## run A
==> flow/design.v (excerpt) <==
module enduro_video(iRST_n,
                    iVGA_CLK,
                    show_cars,
                    car_user_x,
                    car2_x,
                    car2_y,
                    car3_x,
                    car3_y,
                    oBLANK_n,
                    oHS,
                    oVS,
                    b_data,
                    g_data,
                    r_data);
For scale: about 3,400 cells after synthesis, ~53 flip-flops, about 26,000 um^2 of cells after synthesis.
export LEC_CHECK = 0
export CAP_MARGIN = 5
export CORE_MARGIN = 2
export CORE_UTILIZATION = 72
export HOLD_SLACK_MARGIN = -0.09
export SETUP_SLACK_MARGIN = -0.53
export SLEW_MARGIN = 40
create_clock -name core_clock -period 5.72 [get_ports {iVGA_CLK}]
run.sh (not shown) runs the stock make flow with config.mk's settings and CLKGATE_MAP_FILE=.
Run A completed end to end; final checks failed (max-capacitance violations, max-slew violations, negative setup slack).
## Diff of input files: run B against run A
# run A
export LEC_CHECK = 0
export CAP_MARGIN = 5
export CORE_MARGIN = 2
export CORE_UTILIZATION = 72
export HOLD_SLACK_MARGIN = -0.09
export SETUP_SLACK_MARGIN = -0.53
export SLEW_MARGIN = 40
create_clock -name core_clock -period 5.72 [get_ports {iVGA_CLK}]
# run B
export LEC_CHECK = 0
export CAP_MARGIN = 20
export CORE_MARGIN = 2
export CORE_UTILIZATION = 40
export SLEW_MARGIN = 20
create_clock -name core_clock -period 15.0 [get_ports {iVGA_CLK}]
[summary]
Run B went all the way through synthesis, placement and routing and the layout is clean on timing, DRC and antenna.
Summary of run B over run A: worst hold slack after final layout decreased by 0.0046 ns relative to the old numbers, total of plain and repair buffers excluding clock buffers went down, number of sequential cells now sits at about the same level.
Comparing run B against run A, there is no change at all in portion of netlist area occupied by mux cells.
As far as clock distribution area overhead in the final layout is concerned, run A and run B perform about the same.
Vias: run B fewer than run A
Relative to run A, area of the die increased by 29,000 um^2 in run B.
In the flow results for run B and run A, the post-route clock period utilization is larger on run A.
Run B vs run A — multi-input gate share of total cell area rose 7.4 points.
The inputs of run C differ from those of run B as listed below.
# run B
export LEC_CHECK = 0
export CAP_MARGIN = 20
export CORE_MARGIN = 2
export CORE_UTILIZATION = 40
export SLEW_MARGIN = 20
create_clock -name core_clock -period 15.0 [get_ports {iVGA_CLK}]
# run C
export LEC_CHECK = 0
export CAP_MARGIN = 20
export CORE_MARGIN = 2
export CORE_UTILIZATION = 28
export CTS_CLUSTER_DIAMETER = 398
export CTS_CLUSTER_SIZE = 98
export SLEW_MARGIN = 20
create_clock -name core_clock -period 15.0 [get_ports {iVGA_CLK}]
## What came out
NOTE final area run B->run C increased slightly
Comparing run C against run B, there is no change at all in xor/xnor cell area share of the yosys netlist.
For the initial antenna violation count, run C came in 2 lower than run B did.
Logic share of the area: run C vs run B down 1.3 points
Compared with run B, run C shows a lower global routing met2 resource utilization.
Clock network latency to the later pin of the worst-skew pair across run B and run C: no real change.
Any difference in final worst hold slack between run B and run C is small enough to ignore.

---

Starting RTL as in the previous note.
clock: 7.29 ns
lec_check: 0
cap_margin: 5
core_margin: 2
core_utilization: 72
cts_cluster_diameter: 26
cts_cluster_size: 11
place_density_lb_addon: 0.19
setup_slack_margin: 1.65
slew_margin: 0
==> next run, changes <==
--- a/flow/config.mk
+++ b/flow/config.mk
@@ -8 +8 @@
-export CAP_MARGIN = 5
+export CAP_MARGIN = 15
@@ -11,5 +11,3 @@
-export CTS_CLUSTER_DIAMETER = 26
-export CTS_CLUSTER_SIZE = 11
-export PLACE_DENSITY_LB_ADDON = 0.19
-export SETUP_SLACK_MARGIN = 1.65
-export SLEW_MARGIN = 0
+export PLACE_DENSITY = 0.66
+export SETUP_SLACK_MARGIN = 0.77
+export SLEW_MARGIN = 20
==> flow/constraint.sdc (replaced) <==
create_clock -name core_clock -period 6.15 [get_ports {iVGA_CLK}]
set_input_delay 1.2300 -clock core_clock [delete_from_list [all_inputs] [get_ports {iVGA_CLK}]]
set_output_delay 1.2300 -clock core_clock [all_outputs]
set_load 0.01 [all_outputs]
Result: With this change the flow ran to the end with violations: setup timing. Maximum frequency falls by 1.4%. Hold slack improved by 0.011 ns. Non-clock buffer count rises by 191.
